===== design.v =====
localparam[3:0] ALUOP_AND = 4'b0000;
localparam[3:0] ALUOP_OR = 4'b0001;
localparam[3:0] ALUOP_ADD = 4'b0010;
localparam[3:0] ALUOP_SUB = 4'b0011;
localparam[3:0] ALUOP_LT = 4'b0111;
localparam[3:0] ALUOP_XOR = 4'b1101;
`timescale 1 ns / 1 ps 
module alu(op1, op2, alu_op, result);
    input [31:0] op1, op2;
    input [3:0] alu_op;
    output [31:0] result;
localparam[3:0] ALUOP_AND = 4'b0000;
localparam[3:0] ALUOP_OR = 4'b0001;
localparam[3:0] ALUOP_ADD = 4'b0010;
localparam[3:0] ALUOP_SUB = 4'b0011;
localparam[3:0] ALUOP_LT = 4'b0111;
localparam[3:0] ALUOP_XOR = 4'b1101;
    logic [31:0] math;
    always_comb begin
        math = op1 + op2;
        case (alu_op)
            ALUOP_AND: 
                math = op1 & op2;
            ALUOP_OR: 
                math = op1 | op2;
            ALUOP_SUB: 
                math = op1 - op2;
            ALUOP_LT: 
                math = $signed(op1) < $signed(op2);
            ALUOP_XOR: 
                math = op1 ^ op2;
            default: 
                math = op1 + op2;
        endcase
    end
    assign result = math;
endmodule
`timescale 1 ns / 1 ps 
module regfile(clk, regAddrA, regAddrB, regAddrWrite, regWriteData, regWrite, regReadDataA, regReadDataB);
    input clk, regWrite;
    input [4:0] regAddrA, regAddrB, regAddrWrite;
    input [31:0] regWriteData;
    output logic [31:0] regReadDataA, regReadDataB;
    localparam regZero = 5'b00000;
    logic [31:0] register[31:0];
    always_ff@(posedge clk) begin
        regReadDataA <= (regAddrA == regZero) ? 32'h0 : register[regAddrA];
        regReadDataB <= (regAddrB == regZero) ? 32'h0 : register[regAddrB];
        if(regWrite && !(regAddrWrite == regZero)) begin
            register[regAddrWrite] <= regWriteData;
            if (regAddrA == regAddrWrite)
                regReadDataA <= regWriteData;
            if (regAddrB == regAddrWrite)
                regReadDataB <= regWriteData;
        end
    end
endmodule
`timescale 1 ns / 1 ps 
module riscv_forwarding_pipeline #(parameter INITIAL_PC = 32'h00400000)
(clk, rst, instruction, dReadData, PC, iMemRead, dAddress, dWriteData, MemRead, MemWrite);
    input wire logic clk, rst;
    input wire logic [31:0] instruction, dReadData;
    output logic iMemRead, MemRead, MemWrite;
    output logic [31:0] PC, dAddress, dWriteData;
localparam[3:0] ALUOP_AND = 4'b0000;
localparam[3:0] ALUOP_OR = 4'b0001;
localparam[3:0] ALUOP_ADD = 4'b0010;
localparam[3:0] ALUOP_SUB = 4'b0011;
localparam[3:0] ALUOP_LT = 4'b0111;
localparam[3:0] ALUOP_XOR = 4'b1101;
    localparam [31:0] PC_INIT = 32'h00400000;
    localparam [19:0] IMM_ONES = 20'hfffff;
    localparam [19:0] IMM_ZEROS = 20'h00000;
    localparam ZERO_HI = 1'b1;
    localparam ZERO_LOW = 1'b0;
    localparam LOAD_PC_HIGH = 1'b1;
    localparam [6:0] BRANCH_OPCODE = 7'b1100011;
    localparam [6:0] R_TYPE_OPCODE = 7'b0110011;
    localparam [6:0] LOAD_OPCODE = 7'b0000011;
    localparam [6:0] IMM_OPCODE = 7'b0010011;
    localparam [6:0] STORE_OPCODE = 7'b0100011;
    localparam[3:0] FUNC3_AND = 3'b111;
    localparam[3:0] FUNC3_OR = 3'b110;
    localparam[3:0] FUNC3_ADD = 3'b000;
    localparam[3:0] FUNC3_LT = 3'b010;
    localparam[3:0] FUNC3_XOR = 3'b100;
    localparam[6:0] FUNC7_SUB = 7'b0100000;
    localparam[6:0] FUNC7_ADD = 7'b0000000;
    localparam[31:0] NOP_INSTRUCTION = 32'h00000013;
    localparam [4:0] REG_ZERO = 5'b00000;
    logic [31:0] if_PC;
    logic [31:0] id_PC;
    logic [6:0] id_opCode, id_func7;
    logic [2:0] id_func3;
    logic [31:0] id_s_imm_data, id_i_imm_data, id_imm_data, id_branch_offset;
    logic [3:0] id_ALUCtrl;
    logic id_s_type, id_branch, id_ALUSrc, id_MemWrite, id_MemRead, id_RegWrite, id_MemtoReg;
    logic [4:0] id_regWriteAddr, id_rs1, id_rs2;
    logic [31:0] ex_PC, ex_imm_data, ex_op2, ex_op1, ex_op2_forwarding, ex_result;
    logic [3:0] ex_ALUCtrl;
    logic [31:0] ex_regReadDataA, ex_regReadDataB, ex_branch_target, ex_branch_offset;
    logic ex_Zero, ex_branch, ex_ALUSrc, ex_MemWrite, ex_MemRead, ex_RegWrite, ex_MemtoReg;
    logic [4:0] ex_regWriteAddr, ex_rs1, ex_rs2;
    logic [31:0] mem_PC, mem_result;
    logic mem_PCSrc, mem_MemWrite, mem_MemRead;
    logic [31:0] mem_branch_target, mem_regReadDataB, mem_dWriteData, mem_dAddress, mem_op2_forwarding;
    logic mem_Zero, mem_branch, mem_RegWrite, mem_MemtoReg;    
    logic [4:0] mem_regWriteAddr;
    logic [31:0] wb_PC;
    logic wb_MemtoReg, wb_RegWrite, wb_Zero, wb_branch;
    logic [31:0] wb_regWriteData, wb_result;
    logic [4:0] wb_regWriteAddr;
    logic load_use_hazard, branch_mem_taken, branch_wb_taken;
    always_ff@(posedge clk) begin
        if (rst)
            if_PC <= INITIAL_PC;
        else if (load_use_hazard)
            if_PC <= if_PC;
        else if (mem_PCSrc)
            if_PC <= mem_branch_target; 
        else
            if_PC <= if_PC + 4;  
    end
    always_ff@(posedge clk) begin
        if(rst)
            id_PC <= PC_INIT;
        else if (load_use_hazard)
            id_PC <= id_PC;
        else
            id_PC <= if_PC;
    end 
    assign iMemRead = !load_use_hazard;
    assign id_opCode = instruction[6:0];
    assign id_func3 = instruction[14:12];
    assign id_func7 = instruction[31:25];    
    assign id_rs1 = instruction[19:15];
    assign id_rs2 = instruction[24:20];
    assign id_MemRead = (id_opCode == LOAD_OPCODE);
    assign id_MemWrite = (id_opCode == STORE_OPCODE);
    assign id_branch = (id_opCode == BRANCH_OPCODE);
    assign id_MemtoReg = (id_opCode == LOAD_OPCODE);
    assign id_RegWrite = ((id_opCode == R_TYPE_OPCODE) || (id_opCode == LOAD_OPCODE) || (id_opCode == IMM_OPCODE));
    assign id_ALUSrc = ((id_opCode == R_TYPE_OPCODE) || (id_opCode == BRANCH_OPCODE))?1'b0:1'b1;
    always_comb begin
        case (id_func3)
                FUNC3_AND: begin
                    id_ALUCtrl = ALUOP_AND;
            end FUNC3_OR: begin
                    id_ALUCtrl = ALUOP_OR;
            end FUNC3_ADD: begin 
                    if ((id_func7 == FUNC7_SUB) && (id_opCode == R_TYPE_OPCODE))
                        id_ALUCtrl = ALUOP_SUB;
                    else 
                        id_ALUCtrl = ALUOP_ADD;
            end FUNC3_LT: begin
                    id_ALUCtrl = ALUOP_LT;
            end FUNC3_XOR: begin
                    id_ALUCtrl = ALUOP_XOR;
            end default: begin
                    id_ALUCtrl = ALUOP_ADD;
            end
        endcase
        if (id_opCode == BRANCH_OPCODE)
          id_ALUCtrl = ALUOP_SUB;
        if ((id_opCode == LOAD_OPCODE) || (id_opCode == STORE_OPCODE))
          id_ALUCtrl = ALUOP_ADD;    
        id_regWriteAddr = instruction[11:7];   
    end
    assign id_i_imm_data[11:0] = instruction[31:20];
    assign id_i_imm_data[31:12] = id_i_imm_data[11]?IMM_ONES:IMM_ZEROS;
    assign id_s_imm_data[4:0] = instruction[11:7];
    assign id_s_imm_data[11:5] = instruction[31:25];
    assign id_s_imm_data[31:12] = id_s_imm_data[11]?IMM_ONES:IMM_ZEROS;
    assign id_s_type = (instruction[7:0] == STORE_OPCODE)?1'b1:1'b0;
    assign id_imm_data = id_s_type?id_s_imm_data:id_i_imm_data;
    assign id_branch_offset[0] = ZERO_LOW;
    assign id_branch_offset[4:1] = instruction[11:8];
    assign id_branch_offset[10:5] = instruction[30:25];
    assign id_branch_offset[11] = instruction[7]; 
    assign id_branch_offset[12] = instruction[31];
    assign id_branch_offset[31:13] = id_branch_offset[12]?19'b1111111111111111111:19'b0000000000000000000;
    regfile my_regfile(.clk(clk), .regAddrA(instruction[19:15]), .regAddrB(instruction[24:20]), .regAddrWrite(wb_regWriteAddr),
                        .regWriteData(wb_regWriteData), .regWrite(wb_RegWrite), .regReadDataA(ex_regReadDataA), .regReadDataB(ex_regReadDataB));
    always_ff@(posedge clk) begin
        if (rst || load_use_hazard || branch_mem_taken || branch_wb_taken) begin 
            ex_PC <= PC_INIT; 
            ex_ALUSrc <= 1'b0;
            ex_RegWrite <= 0;
            ex_MemtoReg <= 0;
            ex_ALUCtrl <= ALUOP_ADD;
            ex_MemRead <= 0;
            ex_MemWrite <= 0;
            ex_branch <= 0;
            ex_branch_offset <= 0;
            ex_regWriteAddr <= 0;
            ex_imm_data <= 0;
            ex_rs1 <= 0;
            ex_rs2 <= 0;
        end
        else begin
            ex_PC <= id_PC;
            ex_ALUCtrl <= id_ALUCtrl;
            ex_imm_data <= id_imm_data;
            ex_ALUSrc <= id_ALUSrc;
            ex_MemWrite <= id_MemWrite;
            ex_MemRead <= id_MemRead;
            ex_RegWrite <= id_RegWrite;
            ex_MemtoReg <= id_MemtoReg;
            ex_regWriteAddr <= id_regWriteAddr;
            ex_branch_offset <= id_branch_offset;
            ex_branch <= id_branch;
            ex_rs1 <= id_rs1;
            ex_rs2 <= id_rs2;
        end
    end
    always_comb begin
        ex_op1 = ex_regReadDataA;
        ex_op2_forwarding = ex_regReadDataB;
        ex_op2 = ex_op2_forwarding;
        if(!(ex_rs1 == REG_ZERO)) begin
            if ((mem_regWriteAddr == ex_rs1) && mem_RegWrite)
                ex_op1 = mem_result;
            else if ((wb_regWriteAddr == ex_rs1) && wb_RegWrite)
                ex_op1 = wb_regWriteData;   
        end
        if(!(ex_rs2 == REG_ZERO)) begin
            if ((mem_regWriteAddr == ex_rs2) && mem_RegWrite)
                ex_op2_forwarding = mem_result;
            else if ((wb_regWriteAddr == ex_rs2) && wb_RegWrite)
                ex_op2_forwarding = wb_regWriteData;  
        end
        if(ex_ALUSrc)
            ex_op2 = ex_imm_data;
        else 
            ex_op2 = ex_op2_forwarding;
    end
    alu my_alu(.op1(ex_op1), .op2(ex_op2), .alu_op(ex_ALUCtrl), .result(ex_result));
    assign ex_Zero = ex_result?1'b0:1'b1;
    assign ex_branch_target = ex_PC + $signed(ex_branch_offset);
    always_ff@(posedge clk) begin
        if (rst || branch_mem_taken || branch_wb_taken) begin
            mem_PC <= PC_INIT;
            mem_result <= 0;
            mem_Zero <= 0;
            mem_branch <= 0;
            mem_branch_target <= 0;
            mem_MemWrite <= 0;
            mem_MemRead <= 0;
            mem_MemtoReg <= 0;
            mem_RegWrite <= 0;
            mem_regWriteAddr <= 0;
            mem_regReadDataB <= 0;
        end
        else begin 
            mem_PC <= ex_PC;
            mem_result <= ex_result;
            mem_Zero <= ex_Zero;
            mem_branch <= ex_branch;
            mem_branch_target <= ex_branch_target;
            mem_MemWrite <= ex_MemWrite;
            mem_MemRead <= ex_MemRead;
            mem_MemtoReg <= ex_MemtoReg;
            mem_RegWrite <= ex_RegWrite;
            mem_regWriteAddr <= ex_regWriteAddr;
            mem_regReadDataB <= ex_regReadDataB;
            mem_op2_forwarding <= ex_op2_forwarding;
        end
    end
    assign mem_PCSrc = (mem_Zero && mem_branch);
    assign branch_mem_taken = (mem_Zero && mem_branch);
    assign mem_dWriteData = mem_op2_forwarding;
    assign mem_dAddress = mem_result;
    assign MemRead = mem_MemRead;
    assign MemWrite = mem_MemWrite;
    always_ff@(posedge clk) begin
        if(rst || branch_wb_taken) begin
            wb_PC <= PC_INIT;
            wb_result <= 0;
            wb_MemtoReg <= 0;
            wb_RegWrite <= 0;
            wb_regWriteAddr <= 0;
            wb_Zero <= 0;
            wb_branch <= 0;
        end
        else begin
            wb_PC <= mem_PC;
            wb_result <= mem_result;
            wb_MemtoReg <= mem_MemtoReg;
            wb_RegWrite <= mem_RegWrite;
            wb_regWriteAddr <= mem_regWriteAddr;
            wb_Zero <= mem_Zero;
            wb_branch <= mem_branch;
        end
    end
    assign wb_regWriteData = wb_MemtoReg?dReadData:wb_result;
    assign branch_wb_taken = (wb_Zero && wb_branch);
    assign PC = if_PC;  
    assign dWriteData = mem_dWriteData;  
    assign dAddress = mem_dAddress;
    assign load_use_hazard = (ex_MemRead && ((ex_regWriteAddr == id_rs1) || (ex_regWriteAddr == id_rs2)) && !(mem_Zero && mem_branch));
endmodule

===== run.sh =====
#!/bin/bash
# the make line also repeats each setting of config.mk as NAME=value (left out here)
make -C /OpenROAD-flow-scripts/flow DESIGN_CONFIG=/design/flow/config.mk WORK_HOME=/design/flow/orfs CLKGATE_MAP_FILE= finish

===== config.mk =====
export PLATFORM = sky130hd
export DESIGN_NAME = riscv_forwarding_pipeline
export DESIGN_NICKNAME = riscv_forwarding_pipeline
export VERILOG_FILES = /design/flow/design.v
export SDC_FILE = /design/flow/constraint.sdc
export NUM_CORES = 4
export LEC_CHECK = 0
export ABC_AREA = 0
export CAP_MARGIN = 5
export CELL_PAD_IN_SITES_DETAIL_PLACEMENT = 2
export CELL_PAD_IN_SITES_GLOBAL_PLACEMENT = 1
export CORE_ASPECT_RATIO = 1.76
export CORE_MARGIN = 6
export CORE_UTILIZATION = 17
export CTS_CLUSTER_SIZE = 79
export GPL_ROUTABILITY_DRIVEN = 1
export HOLD_SLACK_MARGIN = 0.05
export MAX_ROUTING_LAYER = met5
export MIN_ROUTING_LAYER = met1
export PLACE_DENSITY = 0.88
export SLEW_MARGIN = 20

===== constraint.sdc =====
create_clock -name core_clock -period 6.84 [get_ports {clk}]
set_input_delay 1.3680 -clock core_clock [delete_from_list [all_inputs] [get_ports {clk}]]
set_output_delay 1.3680 -clock core_clock [all_outputs]
set_load 0.01 [all_outputs]

==> results.sh, run 1 <==
# yosys + openroad results
export IMPL_synth_largest_area_cell="edfxtp_1"
export IMPL_total_leakage_power_nw=26.9
export IMPL_post_route_period_util=1.03
export IMPL_synth_adder_area_share=0.0244
export IMPL_hp_start="id_PC[12]"
export IMPL_yosys_top_cells_area="edfxtp_1 47%, dfxtp_1 9.3%, mux4_2 8.8%, mux2i_1 6.3%, o21ai_0 2.7%"
export IMPL_synthesis_area_sq_mm=0.0675
export IMPL_power_group_top="registers"
export IMPL_numCtsBuffers=109
export IMPL_crit_family="simple AND/OR/NAND/NOR gates"
export IMPL_ios=165
export IMPL_ff_type="edfxtp_1"
export IMPL_netlist_instances=5266
export IMPL_pwr_share_comb=0.191
export IMPL_die_h_um=848
export IMPL_clkPwrFrac=0.347
export IMPL_cts_num_sinks=1368
export IMPL_most_common_cell="edfxtp_1"
export IMPL_relSlewSlack=-0.283
export IMPL_synthAoiAreaFrac=0.130
export IMPL_vias=60589
export IMPL_critPathLaunch="mem_regWriteAddr[4]"
export IMPL_maxSlewViolCount=2
export IMPL_fmax_mhz=142
export IMPL_cp_common_cell="nor4_1"
export IMPL_gp_congestion=0.924
export IMPL_grt_total_usage=0.174
export IMPL_comb_area_sq_mm=0.0281
export IMPL_root_buffer="clkbuf_16"
export IMPL_holdPathEnd="id_PC[12]"
export IMPL_cap_violations=1
export IMPL_nets=5575
export IMPL_mux_area_frac=0.173
export IMPL_finalCriticalPeriod_ns=7.02
export IMPL_path_max_fanout=12
export IMPL_yosysWarnings=3
export IMPL_antenna_found_initial=66
export IMPL_ys_chip_area_sq_mm=0.0675
export IMPL_die_width_um=487
export IMPL_coreArea_sq_mm=0.395
export IMPL_ant_nets=0
export IMPL_tool_warnings=95
export IMPL_die_area_sq_mm=0.413
export IMPL_clk_latency_ns=0.84
export IMPL_tightest_slew_ns=1.90
export IMPL_ys_cells=5266
export IMPL_cp_slowest_stage_delay_ns=0.53
export IMPL_initial_core_util=0.171
export IMPL_grt_overflow=0
export IMPL_common_cells="1,056 x edfxtp_1, 427 x mux2i_1, 392 x nor2_1, 358 x o21ai_0, 312 x dfxtp_1"
export IMPL_reg2regPathDepth=22
export IMPL_drtIter0Drc=9701
export IMPL_grt_pass1_wl_um=519000
export IMPL_flop_area_sq_mm=0.0380
export IMPL_nFillCells=43054
export IMPL_required_ns=7.58
export IMPL_logic_family="multiplexers"
export IMPL_crit_type="flop to flop"
export IMPL_async_flop_share=0
export IMPL_r2r_slack_ns=-0.18
export IMPL_seq_area_frac_synth=0.562
export IMPL_crit_chain="xor2_1 > nor4_1 > and3_1 > nand2b_1 > o21ai_4 > nand2_1 > o21ai_0 > mux2i_2 > inv_1 > ha_1 > fa_1 > nor2b_1 > o2111ai_1 > a21oi_2 > a31oi_1 > a21oi_1 > o211ai_1 > nor4b_2 > nand4bb_1 > nor4_1 > nand4b_1 > nor4_2"
export IMPL_syn_area_per_cell_sq_um=12.8
export IMPL_p_seq_mw=9.56
export IMPL_routed_wl_um=396000
export IMPL_edf_count=1056
export IMPL_grt_start_max_net_pins=109
export IMPL_hpwlAfterDp_um=213000
export IMPL_status="finished with violations"
export IMPL_reg2reg_from="mem_regWriteAddr[4]"
export IMPL_vdd_drop_max_mv=0.237
export IMPL_hold_viol=0
export IMPL_hold_path_class="flop to flop"
export IMPL_power_internal_mw=13.8
export IMPL_max_clock_path_buffers=3
export IMPL_clock_power_mw=7.18
export IMPL_firstDrtPassIters=9
export IMPL_clk_pin_slew_ns=0.09
export IMPL_cp_arrival_ns=7.76
export IMPL_place_inst=10498
export IMPL_synth_cell_type_count=91
export IMPL_stdcell_count=10763
export IMPL_synth_flops=1368
export IMPL_via_per_inst=5.63
export IMPL_pg_comb_mw=3.96
export IMPL_reg2reg_to="mem_Zero"
export IMPL_area_growth_pct=18.8
export IMPL_clock_skew_ns=0.128
export IMPL_pwr_share_seq=0.462
export IMPL_finalPower_mw=20.7
export IMPL_fin_ws_ns=-0.178
export IMPL_p_sw_mw=6.90
export IMPL_io_buffers=164
export IMPL_hold_path_cell_count=2
export IMPL_synth_xor_area_share=0.0132
export IMPL_cp_end_kind="flop"
export IMPL_crit_buf_inv=1
export IMPL_power_share_switching=0.334
export IMPL_slowest_stage="nor4b_2"
export IMPL_cp_endpoint="mem_Zero"
export IMPL_setup_viol=2
export IMPL_violatedChecks="capacitance limit, slew limit, setup timing"
export IMPL_cts_tree="done"
export IMPL_rows=306
export IMPL_pwr_density_cell_mw_per_mm2=258
export IMPL_synth_top_area_share=0.470
export IMPL_simple_gate_share=0.0664
export IMPL_grt_pass1_vias=63089
export IMPL_wl_per_cell_um=36.8
export IMPL_drc=0
export IMPL_cp_depth=22
export IMPL_cp_start_kind="flop"
export IMPL_h_tree_depth=3
-- timing repair --
item	CTS	global route
pin swaps	0	1
gates resized	5	25
hold buffers	0	0
setup buffers	0	1
endpoints found under the setup margin	9	14
-- routing by layer --
metal  GRT usage  wire [um]  vias to the layer above
met5     0.00153        413                        -
met1       0.167     114000                    29532
met2       0.274     174000                     7116
met3      0.0731      56000                     3264
met4       0.177      52300                       42
li1            -          -                    20635
-- per-stage QoR --
stage	cell area, sq um	utilization	TNS (ns)	hold WS, ns	worst slack (ns)
4_1_cts	79900	0.202	0	0.467	0.0237
5_1_grt	80100	0.203	-0.0361	0.480	-0.0361
3_3_place_gp	76200	0.193	0	0.423	0.417
2_1_floorplan	67600	-	0	0.411	1.99
6_report	80200	0.203	-0.268	0.458	-0.178
3_5_place_dp	76200	0.193	0	0.443	0.106
-- cell type report --
class / instances / area share
sequential: 1368 / 0.473
clock buffer: 136 / 0.0367
timing repair buffer: 345 / 0.0404
antenna: 53 / 0.00165
multi-input combinational: 3397 / 0.350
clock inverter: 70 / 0.00840
tap: 5236 / 0.0817
inverter: 158 / 0.00740
==> run 2, diff against run 1 <==
- ABC_AREA: 0 -> not set
- CAP_MARGIN: 5 -> 20
- CELL_PAD_IN_SITES_DETAIL_PLACEMENT: 2 -> not set
- CELL_PAD_IN_SITES_GLOBAL_PLACEMENT: 1 -> not set
- CORE_ASPECT_RATIO: 1.76 -> not set
- CORE_MARGIN: 6 -> 2
- CORE_UTILIZATION: 17 -> 11
- CTS_CLUSTER_SIZE: 79 -> not set
- GPL_ROUTABILITY_DRIVEN: 1 -> not set
- HOLD_SLACK_MARGIN: 0.05 -> not set
- MAX_ROUTING_LAYER: met5 -> not set
- MIN_ROUTING_LAYER: met1 -> not set
- PLACE_DENSITY: 0.88 -> not set
- clock period: 6.84 -> 8.37 ns (I/O delays scaled with it)
==> results.sh, run 2 <==
# yosys + openroad results
export IMPL_status="no timing/DRC/antenna violations"
export IMPL_fmax_mhz=149
export IMPL_synthAoiAreaFrac=0.130
export IMPL_logic_family="multiplexers"
export IMPL_ios=165
export IMPL_total_leakage_power_nw=27.1
export IMPL_crit_chain="xor2_1 > nor4_1 > and3_2 > or2_2 > buf_4 > nor2_1 > a21oi_1 > o21ai_0 > o21ai_0 > ha_1 > a21oi_1 > o21ai_0 > o21ai_0 > nand2_1 > a21oi_2 > xnor2_1 > a211o_1 > a221oi_1 > and4_1 > nand4b_1 > nor4_2"
export IMPL_synth_adder_area_share=0.0244
export IMPL_design_area_sq_mm=0.0839
export IMPL_tightest_slew_ns=1.21
export IMPL_root_buffer="clkbuf_16"
export IMPL_synthesis_area_sq_mm=0.0675
export IMPL_cp_arrival_ns=7.43
export IMPL_clk_pin_slew_ns=0.07
export IMPL_io_buffers=164
export IMPL_clkPwrFrac=0.385
export IMPL_cp_slowest_stage_delay_ns=0.66
export IMPL_simple_gate_share=0.0664
export IMPL_hold_path_cell_count=1
export IMPL_hold_viol=0
export IMPL_vias=48904
export IMPL_numCtsBuffers=142
export IMPL_hp_start="id_PC[22]"
export IMPL_synth_xor_area_share=0.0132
export IMPL_die_width_um=787
export IMPL_power_internal_mw=12.1
export IMPL_reg2reg_to="mem_Zero"
export IMPL_firstDrtPassIters=8
export IMPL_gp_congestion=0.859
export IMPL_grt_overflow=0
export IMPL_relSlewSlack=0.185
export IMPL_coreArea_sq_mm=0.611
export IMPL_cp_depth=21
export IMPL_r2r_slack_ns=1.66
export IMPL_place_ws_ns=1.39
export IMPL_synth_top_area_share=0.470
export IMPL_setup_viol=0
export IMPL_synth_cell_type_count=91
export IMPL_crit_buf_inv=1
export IMPL_edf_count=1056
export IMPL_rsz0062_at_grt="false"
export IMPL_postCtsSetupBuffers=0
export IMPL_place_inst=13317
export IMPL_hold_slack_ns=0.435
export IMPL_finalPower_mw=16.7
export IMPL_power_share_switching=0.279
export IMPL_drtIter0Drc=5856
export IMPL_routed_wl_um=259000
export IMPL_fin_util=0.137
export IMPL_pwr_share_seq=0.467
export IMPL_hold_path_class="flop to flop"
export IMPL_initial_core_util=0.110
export IMPL_grt_pass1_wl_um=360000
export IMPL_ys_cells=5266
export IMPL_yosysWarnings=3
export IMPL_cap_violations=0
export IMPL_pwr_share_comb=0.148
export IMPL_yosys_top_cells_area="edfxtp_1 47%, dfxtp_1 9.3%, mux4_2 8.8%, mux2i_1 6.3%, o21ai_0 2.7%"
export IMPL_cts_hold_buf=0
export IMPL_die_h_um=787
export IMPL_max_clock_path_buffers=4
export IMPL_placed_cell_area_sq_mm=0.0794
export IMPL_netlist_instances=5266
export IMPL_pwr_density_cell_mw_per_mm2=199
export IMPL_p_seq_mw=7.82
export IMPL_p_sw_mw=4.67
export IMPL_path_max_fanout=19
export IMPL_synth_flops=1368
export IMPL_seq_area_frac_synth=0.562
export IMPL_hpwlAfterDp_um=162000
export IMPL_cp_start_kind="flop"
export IMPL_wl_per_cell_um=19.0
export IMPL_final_setup_tns_ns=0
export IMPL_reg2reg_from="mem_regWriteAddr[2]"
export IMPL_finalCriticalPeriod_ns=6.71
export IMPL_nets=5567
export IMPL_via_per_inst=3.60
export IMPL_cp_endpoint="mem_Zero"
export IMPL_rows=287
export IMPL_tool_warnings=94
export IMPL_post_route_period_util=0.801
export IMPL_vdd_drop_max_mv=0.140
export IMPL_clock_power_mw=6.45
export IMPL_h_tree_depth=4
export IMPL_ant_nets=0
export IMPL_reg2regPathDepth=21
export IMPL_grt_pass1_vias=47492
export IMPL_stdcell_count=13573
export IMPL_cp_end_kind="flop"
export IMPL_ys_chip_area_sq_mm=0.0675
export IMPL_area_growth_pct=24.4
export IMPL_grt_total_usage=0.0791
export IMPL_clk_latency_ns=0.89
export IMPL_antenna_found_initial=22
export IMPL_holdPathEnd="ex_PC[22]"
export IMPL_power_group_top="registers"
export IMPL_cts_num_sinks=1368
export IMPL_crit_family="AND-OR/OR-AND gates"
export IMPL_mux_area_frac=0.173
export IMPL_drc=0
export IMPL_most_common_cell="edfxtp_1"
export IMPL_common_cells="1,056 x edfxtp_1, 427 x mux2i_1, 392 x nor2_1, 358 x o21ai_0, 312 x dfxtp_1"
export IMPL_cts_tree="done"
export IMPL_cp_common_cell="o21ai_0"
export IMPL_die_area_sq_mm=0.620
export IMPL_maxSlewViolCount=0
export IMPL_ff_type="edfxtp_1"
export IMPL_clock_skew_ns=0.140
export IMPL_syn_area_per_cell_sq_um=12.8
export IMPL_crit_type="flop to flop"
export IMPL_pg_comb_mw=2.48
export IMPL_required_ns=9.10
export IMPL_slowest_stage="and3_2"
export IMPL_critPathLaunch="mem_regWriteAddr[2]"
export IMPL_fin_ws_ns=1.66
export IMPL_grt_start_max_net_pins=106
export IMPL_async_flop_share=0
export IMPL_synth_largest_area_cell="edfxtp_1"
export IMPL_cts_resized=0
[run 2: routing by layer]
metal | global-route usage | wire length, um
met3 | 0.0210 | 27200
met5 | 0 | 40
met2 | 0.129 | 119000
met1 | 0.0970 | 99000
met4 | 0.0370 | 13200
[run 2: cell type report]
| class | count | area (sq um) |
|---|---|---|
| multi-input cells | 3397 | 28000 |
| flip-flops and latches | 1368 | 38000 |
| clock inverters | 70 | 741 |
| repair buffers | 304 | 2740 |
| fillers | 68138 | 527000 |
| well taps | 8092 | 10100 |
| clock buffers | 175 | 3790 |
| inverters | 158 | 593 |
| diodes | 9 | 22.5 |
==> run 3, diff against run 2 <==
- CELL_PAD_IN_SITES_GLOBAL_PLACEMENT: not set -> 1
- CORE_UTILIZATION: 11 -> 40
- MIN_ROUTING_LAYER: not set -> met2
- clock period: 8.37 -> 7.0 ns (I/O delays scaled with it)
==> results.sh, run 3 <==
# yosys + openroad results
export IMPL_reg2regPathDepth=20
export IMPL_ys_chip_area_sq_mm=0.0675
export IMPL_place_inst=7488
export IMPL_finalCriticalPeriod_ns=6.64
export IMPL_synth_adder_area_share=0.0244
export IMPL_area_growth_pct=15.6
export IMPL_clkPwrFrac=0.408
export IMPL_pwr_share_comb=0.155
export IMPL_cp_depth=20
export IMPL_met2_usage=0.499
export IMPL_ios=165
export IMPL_clk_latency_ns=0.85
export IMPL_root_buffer="clkbuf_16"
export IMPL_h_tree_depth=4
export IMPL_fin_util=0.466
export IMPL_antenna_found_initial=2
export IMPL_power_share_switching=0.288
export IMPL_cp_start_kind="flop"
export IMPL_mux_area_frac=0.173
export IMPL_hold_viol=0
export IMPL_logic_family="multiplexers"
export IMPL_grt_total_usage=0.434
export IMPL_coreArea_sq_mm=0.167
export IMPL_cap_violations=0
export IMPL_clk_pin_slew_ns=0.06
export IMPL_nFillCells=14948
export IMPL_syn_area_per_cell_sq_um=12.8
export IMPL_drtIter0Drc=12726
export IMPL_ff_type="edfxtp_1"
export IMPL_clock_skew_ns=0.0598
export IMPL_grt_pass1_wl_um=359000
export IMPL_gp_congestion=0.960
export IMPL_nets=5643
export IMPL_firstDrtPassIters=15
export IMPL_crit_chain="xor2_1 > nor4_1 > nand3_1 > or2_2 > nor2_1 > a21oi_1 > o21ai_0 > o21ai_0 > ha_1 > nor2_1 > o21ai_0 > a211oi_1 > nor2b_1 > o22ai_1 > o22ai_1 > or4_1 > o22ai_1 > nor2_1 > nand4b_1 > nor4_2"
export IMPL_relSlewSlack=0.112
export IMPL_stdcell_count=7811
export IMPL_synth_cell_type_count=91
export IMPL_die_area_sq_mm=0.172
export IMPL_pwr_share_seq=0.437
export IMPL_synthAoiAreaFrac=0.130
export IMPL_final_setup_tns_ns=0
export IMPL_rows=150
export IMPL_hold_path_cell_count=2
export IMPL_ant_nets=0
export IMPL_cp_slowest_stage_delay_ns=0.70
export IMPL_cts_tree="done"
export IMPL_p_sw_mw=6.10
export IMPL_synth_largest_area_cell="edfxtp_1"
export IMPL_yosysWarnings=3
export IMPL_synth_flops=1368
export IMPL_cp_endpoint="mem_Zero"
export IMPL_fmax_mhz=151
export IMPL_synthesis_area_sq_mm=0.0675
export IMPL_cp_arrival_ns=7.33
export IMPL_grt_start_max_net_pins=89
export IMPL_rsz0062_at_grt="false"
export IMPL_cts_hold_buf=0
export IMPL_die_h_um=415
export IMPL_max_clock_path_buffers=3
export IMPL_netlist_instances=5266
export IMPL_met3_usage=0.578
export IMPL_routed_wl_um=257000
export IMPL_via_per_inst=8.16
export IMPL_io_buffers=164
export IMPL_crit_type="flop to flop"
export IMPL_simple_gate_share=0.0664
export IMPL_postCtsSetupBuffers=0
export IMPL_holdPathEnd="if_PC[1]"
export IMPL_cp_end_kind="flop"
export IMPL_required_ns=7.69
export IMPL_power_internal_mw=15.1
export IMPL_reg2reg_to="mem_Zero"
export IMPL_power_group_top="registers"
export IMPL_pwr_density_cell_mw_per_mm2=271
export IMPL_crit_family="AND-OR/OR-AND gates"
export IMPL_crit_buf_inv=0
export IMPL_async_flop_share=0
export IMPL_cts_num_sinks=1368
export IMPL_synth_top_area_share=0.470
export IMPL_grtUsageMet1=0
export IMPL_path_max_fanout=23
export IMPL_maxSlewViolCount=0
export IMPL_p_seq_mw=9.26
export IMPL_grt_pass1_vias=69423
export IMPL_pg_comb_mw=3.28
export IMPL_hpwlAfterDp_um=153000
export IMPL_setup_viol=0
export IMPL_seq_area_frac_synth=0.562
export IMPL_comb_area_sq_mm=0.0280
export IMPL_slowest_stage="dfxtp_1"
export IMPL_vias=63738
export IMPL_hold_path_class="flop to flop"
export IMPL_synth_xor_area_share=0.0132
export IMPL_reg2reg_from="wb_regWriteAddr[4]"
export IMPL_hp_start="mem_branch_target[1]"
export IMPL_initial_core_util=0.403
export IMPL_cts_resized=0
export IMPL_die_width_um=415
export IMPL_ys_cells=5266
export IMPL_yosys_top_cells_area="edfxtp_1 47%, dfxtp_1 9.3%, mux4_2 8.8%, mux2i_1 6.3%, o21ai_0 2.7%"
export IMPL_finalPower_mw=21.2
export IMPL_vdd_drop_max_mv=0.295
export IMPL_edf_count=1056
export IMPL_r2r_slack_ns=0.36
export IMPL_tightest_slew_ns=1.32
export IMPL_wl_per_cell_um=32.9
export IMPL_numCtsBuffers=157
export IMPL_grt_busiest_layer="met3"
export IMPL_tool_warnings=93
export IMPL_common_cells="1,056 x edfxtp_1, 427 x mux2i_1, 392 x nor2_1, 358 x o21ai_0, 312 x dfxtp_1"
export IMPL_critPathLaunch="wb_regWriteAddr[4]"
export IMPL_grt_overflow=0
export IMPL_flop_area_sq_mm=0.0380
export IMPL_total_leakage_power_nw=27.8
export IMPL_status="no timing/DRC/antenna violations"
export IMPL_post_route_period_util=0.948
export IMPL_most_common_cell="edfxtp_1"
export IMPL_drc=0
export IMPL_clock_power_mw=8.63
-- run 3: cell type report --
| type | count | area share |
|---|---|---|
| flip-flops and latches | 1368 | 0.486 |
| multi-input cells | 3397 | 0.358 |
| clock buffers | 206 | 0.0556 |
| repair buffers | 365 | 0.0440 |
| well taps | 2204 | 0.0353 |
| clock inverters | 87 | 0.0120 |
| inverters | 158 | 0.00760 |
| diodes | 26 | 0.000834 |
-- run 3: per-stage QoR --
step / hold WS (ns) / worst slack [ns] / area [sq um]
global placement: 0.426 / 0.422 / 72400
finish: 0.432 / 0.365 / 78000
global route: 0.459 / 0.0711 / 78000
floorplan: 0.411 / 2.12 / 67600
detailed placement: 0.428 / 0.474 / 72600
CTS: 0.436 / 0.684 / 77900
-- run 3: layer usage --
metal | share of wire | vias to the layer above | wire [um]
met3 | 0.42 | 2259 | 109000
met4 | 0.093 | 122 | 23900
met5 | 0.020 | - | 5050
met1 | 0 | 21078 | 0
li1 | - | 20687 | -
met2 | 0.46 | 19592 | 119000
==> run 4, diff against run 3 <==
- ABC_AREA: not set -> 1
- CELL_PAD_IN_SITES_GLOBAL_PLACEMENT: 1 -> not set
- CORE_UTILIZATION: 40 -> 57
- CTS_CLUSTER_DIAMETER: not set -> 52
- CTS_CLUSTER_SIZE: not set -> 76
- MIN_ROUTING_LAYER: met2 -> not set
- clock period: 7.0 -> 3.45 ns (I/O delays scaled with it)
==> results.sh, run 4 <==
# yosys + openroad results
export IMPL_status="finished with violations"
export IMPL_violatedChecks="setup timing"
export IMPL_synthAoiAreaFrac=0.174
export IMPL_fmax_mhz=247
export IMPL_power_group_top="registers"
export IMPL_simple_gate_share=0.183
export IMPL_hold_path_cell_count=3
export IMPL_final_setup_tns_ns=-10.54
export IMPL_via_per_inst=6.33
export IMPL_pg_comb_mw=9.63
export IMPL_die_h_um=358
export IMPL_nets=9168
export IMPL_die_width_um=358
export IMPL_wl_per_cell_um=26.0
export IMPL_drtIter0Drc=10550
export IMPL_hp_start="instruction[21]"
export IMPL_critPathLaunch="ex_rs2[2]"
export IMPL_pwr_density_cell_mw_per_mm2=498
export IMPL_holdPathEnd="ex_imm_data[1]"
export IMPL_die_area_sq_mm=0.128
export IMPL_max_clock_path_buffers=3
export IMPL_io_buffers=164
export IMPL_finalCriticalPeriod_ns=4.06
export IMPL_nFillCells=9532
export IMPL_syn_area_per_cell_sq_um=8.68
export IMPL_netlist_instances=8244
export IMPL_synth_adder_area_share=0.0230
export IMPL_path_max_fanout=6
export IMPL_synth_largest_area_cell="edfxtp_1"
export IMPL_cts_num_sinks=1368
export IMPL_p_sw_mw=13.3
export IMPL_synth_flops=1368
export IMPL_reg2reg_to="mem_Zero"
export IMPL_gp_congestion=0.991
export IMPL_tool_warnings=122
export IMPL_power_share_switching=0.303
export IMPL_cp_endpoint="mem_Zero"
export IMPL_root_buffer="clkbuf_16"
export IMPL_vdd_drop_max_mv=0.565
export IMPL_synthesis_area_sq_mm=0.0716
export IMPL_mux_area_frac=0.000157
export IMPL_slowest_stage="dfxtp_2"
export IMPL_clock_skew_ns=0.0488
export IMPL_area_growth_pct=23.4
export IMPL_cap_violations=0
export IMPL_cp_start_kind="flop"
export IMPL_synth_cell_type_count=66
export IMPL_antenna_found_initial=22
export IMPL_ys_cells=8244
export IMPL_async_flop_share=0
export IMPL_ios=165
export IMPL_crit_family="simple AND/OR/NAND/NOR gates"
export IMPL_crit_type="flop to flop"
export IMPL_reg2regPathDepth=31
export IMPL_grt_total_usage=0.427
export IMPL_rows=130
export IMPL_cp_arrival_ns=4.77
export IMPL_total_leakage_power_nw=35.2
export IMPL_pwr_share_seq=0.422
export IMPL_seq_area_frac_synth=0.530
export IMPL_common_cells="1,481 x nand2_1, 1,056 x edfxtp_1, 873 x inv_1, 846 x o21ai_0, 798 x nand3_1"
export IMPL_required_ns=4.16
export IMPL_grt_start_max_net_pins=153
export IMPL_ant_nets=0
export IMPL_grt_overflow=0
export IMPL_hold_viol=0
export IMPL_clk_latency_ns=0.81
export IMPL_edf_count=1056
export IMPL_p_seq_mw=18.5
export IMPL_fin_ws_ns=-0.605
export IMPL_cp_end_kind="flop"
export IMPL_numCtsBuffers=138
export IMPL_synth_xor_area_share=0.00502
export IMPL_ys_chip_area_sq_mm=0.0716
export IMPL_routed_wl_um=280000
export IMPL_relSlewSlack=0.353
export IMPL_tightest_slew_ns=0.971
export IMPL_pwr_share_comb=0.219
export IMPL_setup_viol=32
export IMPL_grt_pass1_wl_um=406000
export IMPL_ff_type="edfxtp_1"
export IMPL_fin_util=0.706
export IMPL_vias=67997
export IMPL_rsz0062_at_grt="true"
export IMPL_reg2reg_from="ex_rs2[2]"
export IMPL_clkPwrFrac=0.359
export IMPL_initial_core_util=0.572
export IMPL_post_route_period_util=1.18
export IMPL_power_internal_mw=30.6
export IMPL_synth_top_area_share=0.443
export IMPL_drc=0
export IMPL_hpwlAfterDp_um=176000
export IMPL_grt_pass1_vias=64101
export IMPL_h_tree_depth=4
export IMPL_r2r_slack_ns=-0.61
export IMPL_yosysWarnings=3
export IMPL_coreArea_sq_mm=0.125
export IMPL_most_common_cell="nand2_1"
export IMPL_cp_slowest_stage_delay_ns=0.35
export IMPL_firstDrtPassIters=9
export IMPL_cp_common_cell="nand2_1"
export IMPL_logic_family="simple AND/OR/NAND/NOR gates"
export IMPL_crit_buf_inv=10
export IMPL_cts_tree="done"
export IMPL_maxSlewViolCount=0
export IMPL_yosys_top_cells_area="edfxtp_1 44%, dfxtp_1 8.7%, nand2_1 7.8%, o21ai_0 5.9%, nand3_1 5.6%"
export IMPL_clock_power_mw=15.8
export IMPL_hold_path_class="input port to flop"
export IMPL_clk_pin_slew_ns=0.07
export IMPL_cp_depth=31
==> run 4: what timing repair did <==
action / in CTS / in global routing
hold buffers: 0 / 0
resized: 428 / 81
setup endpoints to repair: 31 / 34
cloned: 7 / 0
setup buffers: 99 / 7
pin swaps: 120 / 35
==> run 4: cell type report <==
| type | instances | area [sq um] | area share |
|---|---|---|---|
| antenna | 3 | 7.51 | 0.0000850 |
| sequential | 1368 | 38000 | 0.430 |
| tap | 1650 | 2060 | 0.0234 |
| clock inverter | 102 | 1140 | 0.0129 |
| timing repair buffer | 1112 | 10200 | 0.116 |
| inverter | 943 | 3580 | 0.0405 |
| multi-input combinational | 5409 | 29800 | 0.337 |
| clock buffer | 152 | 3590 | 0.0406 |
==> run 4: metal layers <==
layer / GRT usage / vias up / wire (um)
met5: 0 / - / 147
met4: 0.258 / 20 / 19500
met3: 0.107 / 1154 / 36500
met2: 0.639 / 4848 / 120000
met1: 0.562 / 31862 / 103000
li1: - / 30113 / -
==> run 4: per-stage QoR <==
step           power, mW  area (sq um)  hold slack (ns)  std cells  setup WS (ns)
2_1_floorplan       22.7         71700            0.394       8275        0.00123
3_3_place_gp        27.0         80700            0.394      10373          -1.24
3_5_place_dp        27.1         80700            0.409      10373          -1.23
4_1_cts             43.5         88000            0.186      10729         -0.509
5_1_grt             45.2         88400            0.206      10736         -0.839
6_report            44.0         88400            0.221      10739         -0.605
==> run 5, diff against run 4 <==
- ABC_AREA: 1 -> not set
- CORE_UTILIZATION: 57 -> 72
- CTS_CLUSTER_DIAMETER: 52 -> not set
- CTS_CLUSTER_SIZE: 76 -> 35
- HOLD_SLACK_MARGIN: not set -> 0.3
- PLACE_DENSITY: not set -> 0.7
- SETUP_SLACK_MARGIN: not set -> 1.19
- clock period: 3.45 -> 4.54 ns (I/O delays scaled with it)
==> results.sh, run 5 <==
# yosys + openroad results
export IMPL_status="finished with violations"
export IMPL_violatedChecks="setup timing"
export IMPL_post_route_period_util=1.06
export IMPL_power_internal_mw=23.2
export IMPL_rows=112
export IMPL_syn_area_per_cell_sq_um=12.8
export IMPL_yosys_top_cells_area="edfxtp_1 47%, dfxtp_1 9.3%, mux4_2 8.8%, mux2i_1 6.3%, o21ai_0 2.7%"
export IMPL_nets=6048
export IMPL_hold_viol=0
export IMPL_via_per_inst=7.78
export IMPL_reg2reg_to="mem_Zero"
export IMPL_async_flop_share=0
export IMPL_total_leakage_power_nw=29.8
export IMPL_tightest_slew_ns=1.16
export IMPL_synth_cell_type_count=91
export IMPL_grt_total_usage=0.506
export IMPL_grt_overflow=0
export IMPL_pwr_density_cell_mw_per_mm2=399
export IMPL_synth_flops=1368
export IMPL_ys_chip_area_sq_mm=0.0675
export IMPL_gp_congestion=0.998
export IMPL_cts_num_sinks=1368
export IMPL_hold_slack_ns=0.440
export IMPL_root_buffer="clkbuf_16"
export IMPL_edf_count=1056
export IMPL_crit_chain="xor2_1 > nor4_1 > and3_1 > buf_4 > buf_6 > a21oi_1 > nor2_1 > a21oi_1 > o21a_1 > buf_4 > buf_4 > fa_2 > o21ba_4 > nand3b_1 > nand3b_1 > o22ai_4 > buf_4 > a211oi_4 > a21oi_2 > a211o_1 > o21ai_2 > and2_1 > o2111ai_2 > nor4_2"
export IMPL_cp_common_cell="buf_4"
export IMPL_finalCriticalPeriod_ns=4.83
export IMPL_place_inst=6928
export IMPL_firstDrtPassIters=10
export IMPL_logic_family="multiplexers"
export IMPL_hp_start="mem_branch_target[0]"
export IMPL_path_max_fanout=10
export IMPL_cp_depth=24
export IMPL_wl_per_cell_um=35.1
export IMPL_power_share_switching=0.279
export IMPL_setup_viol=8
export IMPL_cp_slowest_stage_delay_ns=0.36
export IMPL_most_common_cell="edfxtp_1"
export IMPL_h_tree_depth=4
export IMPL_ff_type="edfxtp_1"
export IMPL_relSlewSlack=0.226
export IMPL_maxSlewViolCount=0
export IMPL_stdcell_count=7227
export IMPL_ant_nets=0
export IMPL_cp_arrival_ns=5.51
export IMPL_hpwlAfterDp_um=140000
export IMPL_netlist_instances=5266
export IMPL_reg2regPathDepth=24
export IMPL_rsz0062_at_grt="true"
export IMPL_ios=165
export IMPL_power_group_top="registers"
export IMPL_synthAoiAreaFrac=0.130
export IMPL_pwr_share_seq=0.443
export IMPL_holdPathEnd="if_PC[0]"
export IMPL_synth_adder_area_share=0.0244
export IMPL_ys_cells=5266
export IMPL_design_area_sq_mm=0.0805
export IMPL_cap_violations=0
export IMPL_synth_top_area_share=0.470
export IMPL_synth_largest_area_cell="edfxtp_1"
export IMPL_hold_path_cell_count=2
export IMPL_seq_area_frac_synth=0.562
export IMPL_tool_warnings=104
export IMPL_synth_xor_area_share=0.0132
export IMPL_slowest_stage="fa_2"
export IMPL_clkPwrFrac=0.365
export IMPL_crit_type="flop to flop"
export IMPL_clock_power_mw=11.7
export IMPL_crit_buf_inv=5
export IMPL_numCtsBuffers=137
export IMPL_fin_ws_ns=-0.286
export IMPL_mux_area_frac=0.173
export IMPL_vias=56241
export IMPL_grt_pass1_vias=54827
export IMPL_common_cells="1,056 x edfxtp_1, 427 x mux2i_1, 392 x nor2_1, 358 x o21ai_0, 312 x dfxtp_1"
export IMPL_cp_endpoint="mem_Zero"
export IMPL_yosysWarnings=3
export IMPL_clk_latency_ns=0.79
export IMPL_grt_pass1_wl_um=352000
export IMPL_pwr_share_comb=0.192
export IMPL_io_buffers=164
export IMPL_drc=0
export IMPL_clk_pin_slew_ns=0.06
export IMPL_nFillCells=4255
export IMPL_routed_wl_um=254000
export IMPL_clock_skew_ns=0.0341
export IMPL_crit_family="AND-OR/OR-AND gates"
export IMPL_antenna_found_initial=16
export IMPL_die_width_um=310
export IMPL_vdd_drop_max_mv=0.385
export IMPL_die_h_um=310
export IMPL_r2r_slack_ns=-0.29
export IMPL_required_ns=5.22
export IMPL_coreArea_sq_mm=0.0930
export IMPL_finalPower_mw=32.1
export IMPL_cp_start_kind="flop"
export IMPL_pg_comb_mw=6.17
export IMPL_reg2reg_from="ex_rs2[2]"
export IMPL_drtIter0Drc=10566
export IMPL_grt_start_max_net_pins=130
export IMPL_initial_core_util=0.725
export IMPL_p_seq_mw=14.2
export IMPL_p_sw_mw=8.97
export IMPL_max_clock_path_buffers=3
export IMPL_cp_end_kind="flop"
export IMPL_synthesis_area_sq_mm=0.0675
export IMPL_area_growth_pct=19.3
export IMPL_simple_gate_share=0.0664
export IMPL_hold_path_class="flop to flop"
export IMPL_place_ws_ns=-0.732
export IMPL_placed_cell_area_sq_mm=0.0747
export IMPL_die_area_sq_mm=0.0962
export IMPL_cts_tree="done"
export IMPL_critPathLaunch="ex_rs2[2]"
export IMPL_fmax_mhz=207
==> run 5: metal layers <==
| metal | wire [um] | vias up | GRT usage |
|---|---|---|---|
| met4 | 22900 | 24 | 0.335 |
| met2 | 109000 | 6418 | 0.747 |
| met1 | 76100 | 26227 | 0.612 |
| met3 | 45800 | 1993 | 0.214 |
| li1 | - | 21579 | - |
| met5 | 327 | - | 0 |
==> run 5: layout make-up <==
| cell class | count | area (sq um) | area share |
|---|---|---|---|
| antenna | 9 | 22.5 | 0.000280 |
| clock buffer | 178 | 3700 | 0.0459 |
| clock inverter | 73 | 842 | 0.0105 |
| inverter | 158 | 593 | 0.00736 |
| multi-input combinational | 3397 | 28900 | 0.358 |
| sequential | 1368 | 38000 | 0.471 |
| tap | 1254 | 1570 | 0.0195 |
| timing repair buffer | 790 | 6990 | 0.0867 |
==> run 5: timing repair <==
action	in CTS	in global routing
pin swaps	47	43
hold buffers	0	0
setup buffers	18	19
setup endpoints to repair	38	54
resized	131	96
==> run 5: per-stage QoR <==
| stage | utilization | setup TNS, ns |
|---|---|---|
| floorplan | - | 0 |
| global placement | 0.803 | -5.71 |
| detailed placement | 0.803 | -7.19 |
| CTS | 0.859 | -1.23 |
| global route | 0.865 | -3.41 |
| finish | 0.866 | -1.25 |
==> run 6, diff against run 5 <==
- ABC_AREA: not set -> 1
- CAP_MARGIN: 20 -> 15
- CORE_UTILIZATION: 72 -> 69
- CTS_CLUSTER_DIAMETER: not set -> 348
- CTS_CLUSTER_SIZE: 35 -> 92
- MAX_ROUTING_LAYER: not set -> met4
- PLACE_DENSITY: 0.7 -> not set
- PLACE_DENSITY_LB_ADDON: not set -> 0.04
- SETUP_SLACK_MARGIN: 1.19 -> 0.68
- TNS_END_PERCENT: not set -> 20
- clock period: 4.54 -> 3.91 ns (I/O delays scaled with it)
==> results.sh, run 6 <==
# flow metrics
export IMPL_status="did not finish"
export IMPL_lastStage="detailed placement"
export IMPL_run_stop_error="[ERROR DPL-0033] detailed placement checks failed during check placement."
export IMPL_die_width_um=326
export IMPL_synth_adder_area_share=0.0230
export IMPL_coreArea_sq_mm=0.103
export IMPL_ff_type="edfxtp_1"
export IMPL_synth_top_area_share=0.443
export IMPL_io_buffers=164
export IMPL_syn_area_per_cell_sq_um=8.68
export IMPL_ys_chip_area_sq_mm=0.0716
export IMPL_die_h_um=326
export IMPL_yosysWarnings=3
export IMPL_edf_count=1056
export IMPL_rows=118
export IMPL_synthesis_area_sq_mm=0.0716
export IMPL_initial_core_util=0.694
export IMPL_ios=165
export IMPL_synth_flops=1368
export IMPL_most_common_cell="nand2_1"
export IMPL_seq_area_frac_synth=0.530
export IMPL_synthAoiAreaFrac=0.174
export IMPL_synth_cell_type_count=66
export IMPL_async_flop_share=0
export IMPL_gp_congestion=1.08
export IMPL_synth_xor_area_share=0.00502
export IMPL_die_area_sq_mm=0.106
export IMPL_logic_family="simple AND/OR/NAND/NOR gates"
export IMPL_common_cells="1,481 x nand2_1, 1,056 x edfxtp_1, 873 x inv_1, 846 x o21ai_0, 798 x nand3_1"
export IMPL_ys_cells=8244
export IMPL_netlist_instances=8244
export IMPL_simple_gate_share=0.183
export IMPL_yosys_top_cells_area="edfxtp_1 44%, dfxtp_1 8.7%, nand2_1 7.8%, o21ai_0 5.9%, nand3_1 5.6%"
export IMPL_synth_largest_area_cell="edfxtp_1"
export IMPL_mux_area_frac=0.000157
## run 6: metrics by stage
stage          area, sq um  TNS, ns  setup WS [ns]  power (mW)
2_1_floorplan        71800        0          0.529        20.1
3_3_place_gp         79100    -6.35         -0.566        23.4
==> run 7, diff against run 6 <==
- CAP_MARGIN: 15 -> 20
- CORE_ASPECT_RATIO: not set -> 1.57
- CORE_UTILIZATION: 69 -> 67
- CTS_CLUSTER_DIAMETER: 348 -> 52
- CTS_CLUSTER_SIZE: 92 -> 76
- HOLD_SLACK_MARGIN: 0.3 -> not set
- MAX_ROUTING_LAYER: met4 -> not set
- PLACE_DENSITY_LB_ADDON: 0.04 -> not set
- SETUP_SLACK_MARGIN: 0.68 -> -0.31
- TNS_END_PERCENT: 20 -> not set
- clock period: 3.91 -> 3.17 ns (I/O delays scaled with it)
==> results.sh, run 7 <==
# yosys + openroad results
export IMPL_status="finished with violations"
export IMPL_violatedChecks="setup timing"
export IMPL_ant_nets=0
export IMPL_finalPower_mw=45.0
export IMPL_ys_cells=8244
export IMPL_placed_cell_area_sq_mm=0.0803
export IMPL_ff_type="edfxtp_1"
export IMPL_synth_cell_type_count=66
export IMPL_synth_xor_area_share=0.00502
export IMPL_cp_start_kind="flop"
export IMPL_setup_viol=34
export IMPL_numCtsBuffers=94
export IMPL_antenna_found_initial=23
export IMPL_cp_common_cell="nor2_1"
export IMPL_io_buffers=164
export IMPL_synthAoiAreaFrac=0.174
export IMPL_pwr_share_seq=0.449
export IMPL_hp_start="instruction[23]"
export IMPL_p_sw_mw=14.2
export IMPL_pwr_density_cell_mw_per_mm2=517
export IMPL_routed_wl_um=283000
export IMPL_grt_overflow=0
export IMPL_total_leakage_power_nw=34.6
export IMPL_power_share_switching=0.317
export IMPL_pwr_share_comb=0.236
export IMPL_required_ns=3.88
export IMPL_mux_area_frac=0.000157
export IMPL_holdPathEnd="ex_imm_data[3]"
export IMPL_crit_family="simple AND/OR/NAND/NOR gates"
export IMPL_via_per_inst=6.83
export IMPL_clk_latency_ns=0.79
export IMPL_grt_pass1_vias=68564
export IMPL_crit_buf_inv=7
export IMPL_grt_pass1_wl_um=412000
export IMPL_vdd_drop_max_mv=0.628
export IMPL_fmax_mhz=237
export IMPL_hold_path_cell_count=3
export IMPL_firstDrtPassIters=11
export IMPL_die_area_sq_mm=0.110
export IMPL_cts_tree="done"
export IMPL_most_common_cell="nand2_1"
export IMPL_root_buffer="clkbuf_16"
export IMPL_power_internal_mw=30.7
export IMPL_yosys_top_cells_area="edfxtp_1 44%, dfxtp_1 8.7%, nand2_1 7.8%, o21ai_0 5.9%, nand3_1 5.6%"
export IMPL_area_growth_pct=21.6
export IMPL_relSlewSlack=0.342
export IMPL_seq_area_frac_synth=0.530
export IMPL_tool_warnings=135
export IMPL_power_group_top="registers"
export IMPL_logic_family="simple AND/OR/NAND/NOR gates"
export IMPL_cts_num_sinks=1368
export IMPL_synth_flops=1368
export IMPL_initial_core_util=0.674
export IMPL_ys_chip_area_sq_mm=0.0716
export IMPL_die_width_um=265
export IMPL_post_route_period_util=1.33
export IMPL_p_seq_mw=20.2
export IMPL_syn_area_per_cell_sq_um=8.68
export IMPL_common_cells="1,481 x nand2_1, 1,056 x edfxtp_1, 873 x inv_1, 846 x o21ai_0, 798 x nand3_1"
export IMPL_max_clock_path_buffers=3
export IMPL_cts_hold_buf=0
export IMPL_path_max_fanout=3
export IMPL_cp_arrival_ns=4.92
export IMPL_wl_per_cell_um=27.3
export IMPL_slowest_stage="fa_2"
export IMPL_reg2reg_to="mem_Zero"
export IMPL_fin_ws_ns=-1.04
export IMPL_coreArea_sq_mm=0.106
export IMPL_grt_start_max_net_pins=191
export IMPL_netlist_instances=8244
export IMPL_ios=165
export IMPL_cp_endpoint="mem_Zero"
export IMPL_drc=0
export IMPL_h_tree_depth=3
export IMPL_yosysWarnings=3
export IMPL_hpwlAfterDp_um=173000
export IMPL_cp_depth=26
export IMPL_clk_pin_slew_ns=0.09
export IMPL_drtIter0Drc=13224
export IMPL_fin_util=0.820
export IMPL_reg2reg_from="ex_rs2[4]"
export IMPL_cap_violations=0
export IMPL_crit_type="flop to flop"
export IMPL_cp_end_kind="flop"
export IMPL_stdcell_count=10374
export IMPL_cp_slowest_stage_delay_ns=0.41
export IMPL_die_h_um=414
export IMPL_finalCriticalPeriod_ns=4.21
export IMPL_gp_congestion=1.03
export IMPL_synth_adder_area_share=0.0230
export IMPL_critPathLaunch="ex_rs2[4]"
export IMPL_hold_path_class="input port to flop"
export IMPL_nets=9110
export IMPL_design_area_sq_mm=0.0871
export IMPL_hold_slack_ns=0.244
export IMPL_pg_comb_mw=10.6
export IMPL_grt_total_usage=0.505
export IMPL_tightest_slew_ns=0.987
export IMPL_clock_skew_ns=0.0324
export IMPL_clkPwrFrac=0.316
export IMPL_clock_power_mw=14.2
export IMPL_place_inst=10093
export IMPL_maxSlewViolCount=0
export IMPL_async_flop_share=0
export IMPL_rsz0062_at_grt="true"
export IMPL_edf_count=1056
export IMPL_simple_gate_share=0.183
export IMPL_vias=70874
export IMPL_hold_viol=0
export IMPL_reg2regPathDepth=26
export IMPL_synth_largest_area_cell="edfxtp_1"
export IMPL_synthesis_area_sq_mm=0.0716
export IMPL_rows=150
export IMPL_r2r_slack_ns=-1.04
export IMPL_synth_top_area_share=0.443
## run 7: layer usage
layer	GRT usage	vias up	wire length, um
met5	0	-	211
met4	0.403	32	29000
met3	0.169	2144	42800
met2	0.777	6660	124000
met1	0.580	32114	87700
li1	-	29924	-
## run 7: metrics by stage
stage | TNS, ns | setup slack (ns)
6_report | -20.50 | -1.04
5_1_grt | -26.45 | -1.24
4_1_cts | -17.70 | -0.910
3_5_place_dp | -28.37 | -1.48
3_3_place_gp | -27.56 | -1.52
2_1_floorplan | -1.54 | -0.308
## run 7: final cells by class
type                       instances  area, sq um
timing repair buffer            1098        10100
fill                            6284        19200
inverter                         943         3570
clock buffer                     103         2530
multi-input combinational       5409        30100
sequential                      1368        38000
antenna                           13         32.5
tap                             1368         1710
clock inverter                    72         1070
## run 7: what timing repair did
action / 4_1_cts / 5_1_grt
gates resized: 326 / 266
setup buffers: 58 / 39
gates cloned: 4 / 2
endpoints found under the setup margin: 31 / 33
pin swaps: 65 / 84
==> run 8, diff against run 7 <==
- ABC_AREA: 1 -> not set
- CORE_ASPECT_RATIO: 1.57 -> not set
- CORE_UTILIZATION: 67 -> 58
- CTS_CLUSTER_DIAMETER: 52 -> not set
- CTS_CLUSTER_SIZE: 76 -> not set
- SETUP_SLACK_MARGIN: -0.31 -> not set
- clock period: 3.17 -> 3.44 ns (I/O delays scaled with it)
==> results.sh, run 8 <==
# yosys + openroad results
export IMPL_hold_viol=0
export IMPL_clock_skew_ns=0.0359
export IMPL_flop_area_sq_mm=0.0380
export IMPL_cap_violations=0
export IMPL_nets=6248
export IMPL_tightest_slew_ns=1.11
export IMPL_ff_type="edfxtp_1"
export IMPL_p_sw_mw=11.6
export IMPL_clock_power_mw=15.3
export IMPL_max_clock_path_buffers=3
export IMPL_ys_cells=5266
export IMPL_hp_start="mem_branch_target[1]"
export IMPL_p_seq_mw=18.7
export IMPL_netlist_instances=5266
export IMPL_async_flop_share=0
export IMPL_simple_gate_share=0.0664
export IMPL_reg2reg_from="ex_rs2[4]"
export IMPL_cp_start_kind="flop"
export IMPL_pg_comb_mw=8.65
export IMPL_required_ns=4.14
export IMPL_seq_area_frac_synth=0.562
export IMPL_crit_buf_inv=3
export IMPL_synth_top_area_share=0.470
export IMPL_die_h_um=345
export IMPL_hold_slack_ns=0.438
export IMPL_io_buffers=164
export IMPL_total_leakage_power_nw=31.1
export IMPL_crit_chain="xor2_1 > nor4_2 > nand3_1 > or2_4 > buf_6 > clkbuf_16 > nor2_2 > a21oi_1 > nor2_1 > a21oi_2 > o21a_2 > ha_4 > or4b_4 > a21oi_4 > o31ai_4 > a21oi_2 > a211oi_4 > buf_4 > o31a_1 > or2_2 > a32o_2 > nor4_2"
export IMPL_grt_pass1_wl_um=332000
export IMPL_clk_pin_slew_ns=0.07
export IMPL_antenna_found_initial=8
export IMPL_critPathLaunch="ex_rs2[4]"
export IMPL_reg2regPathDepth=22
export IMPL_logic_family="multiplexers"
export IMPL_wl_per_cell_um=29.8
export IMPL_firstDrtPassIters=8
export IMPL_grt_pass1_vias=50415
export IMPL_most_common_cell="edfxtp_1"
export IMPL_violatedChecks="setup timing"
export IMPL_yosys_top_cells_area="edfxtp_1 47%, dfxtp_1 9.3%, mux4_2 8.8%, mux2i_1 6.3%, o21ai_0 2.7%"
export IMPL_hold_path_class="flop to flop"
export IMPL_grt_overflow=0
export IMPL_ant_nets=0
export IMPL_design_area_sq_mm=0.0833
export IMPL_synth_cell_type_count=91
export IMPL_synthesis_area_sq_mm=0.0675
export IMPL_power_internal_mw=31.1
export IMPL_routed_wl_um=230000
export IMPL_place_inst=7356
export IMPL_root_buffer="clkbuf_16"
export IMPL_drtIter0Drc=6237
export IMPL_hold_path_cell_count=2
export IMPL_gp_congestion=0.989
export IMPL_clkPwrFrac=0.359
export IMPL_synth_largest_area_cell="edfxtp_1"
export IMPL_yosysWarnings=3
export IMPL_synthAoiAreaFrac=0.130
export IMPL_coreArea_sq_mm=0.116
export IMPL_fin_ws_ns=-1.55
export IMPL_syn_area_per_cell_sq_um=12.8
export IMPL_pwr_density_cell_mw_per_mm2=513
export IMPL_via_per_inst=6.68
export IMPL_synth_adder_area_share=0.0244
export IMPL_setup_viol=31
export IMPL_r2r_slack_ns=-1.55
export IMPL_crit_type="flop to flop"
export IMPL_relSlewSlack=0.256
export IMPL_cp_arrival_ns=5.69
export IMPL_pwr_share_comb=0.203
export IMPL_cp_end_kind="flop"
export IMPL_stdcell_count=7696
export IMPL_clk_latency_ns=0.79
export IMPL_holdPathEnd="if_PC[1]"
export IMPL_mux_area_frac=0.173
export IMPL_cts_tree="done"
export IMPL_cts_num_sinks=1368
export IMPL_synth_xor_area_share=0.0132
export IMPL_finalPower_mw=42.7
export IMPL_edf_count=1056
export IMPL_die_width_um=345
export IMPL_vias=51409
export IMPL_comb_area_sq_mm=0.0292
export IMPL_pwr_share_seq=0.439
export IMPL_area_growth_pct=23.4
export IMPL_ios=165
export IMPL_synth_flops=1368
export IMPL_path_max_fanout=7
export IMPL_fmax_mhz=200
export IMPL_reg2reg_to="mem_Zero"
export IMPL_rows=125
export IMPL_power_share_switching=0.273
export IMPL_ys_chip_area_sq_mm=0.0675
export IMPL_initial_core_util=0.583
export IMPL_nFillCells=7954
export IMPL_power_group_top="registers"
export IMPL_drc=0
export IMPL_rsz0062_at_grt="true"
export IMPL_crit_family="simple AND/OR/NAND/NOR gates"
export IMPL_h_tree_depth=4
export IMPL_numCtsBuffers=145
export IMPL_placed_cell_area_sq_mm=0.0767
export IMPL_die_area_sq_mm=0.119
export IMPL_tool_warnings=96
export IMPL_hpwlAfterDp_um=147000
export IMPL_maxSlewViolCount=0
export IMPL_grt_start_max_net_pins=76
export IMPL_finalCriticalPeriod_ns=4.99
export IMPL_common_cells="1,056 x edfxtp_1, 427 x mux2i_1, 392 x nor2_1, 358 x o21ai_0, 312 x dfxtp_1"
export IMPL_slowest_stage="or4b_4"
export IMPL_grt_total_usage=0.380
export IMPL_cp_endpoint="mem_Zero"
export IMPL_cp_depth=22
export IMPL_status="finished with violations"
export IMPL_vdd_drop_max_mv=0.589
export IMPL_cp_slowest_stage_delay_ns=0.53
export IMPL_post_route_period_util=1.45
export IMPL_fin_util=0.720
==> run 8: what timing repair did <==
| action | in CTS | in global routing |
|---|---|---|
| setup buffers | 40 | 29 |
| gates cloned | 2 | 1 |
| setup endpoints to repair | 32 | 39 |
| resized | 184 | 123 |
| pin swaps | 40 | 70 |
| hold buffers | 0 | 0 |
==> run 8: metal layers <==
layer | wire (um) | up-vias | part of all wire | GRT usage
li1 | - | 22010 | - | -
met1 | 88100 | 25543 | 0.38 | 0.512
met2 | 106000 | 3202 | 0.46 | 0.595
met3 | 25200 | 640 | 0.11 | 0.0874
met4 | 10700 | 14 | 0.047 | 0.167
met5 | 96 | - | 0.00042 | 0
==> run 8: through the flow <==
step                      TNS (ns)  setup WS [ns]
after floorplan             -13.62          -1.02
after global placement      -34.07          -1.71
after detailed placement    -35.14          -1.70
after CTS                   -23.92          -1.33
after global routing        -34.07          -1.70
final                       -29.76          -1.55
==> run 8: final cells by class <==
class                           instances  area share
Antenna cell                            1   0.0000300
Multi-Input combinational cell       3397       0.350
Inverter                              158     0.00712
Clock buffer                          200      0.0500
Clock inverter                         66     0.00584
Tap cell                             1524      0.0229
Sequential cell                      1368       0.456
Timing Repair Buffer                  982       0.108
No activity file was given, so power comes from the tool's default toggle rates.
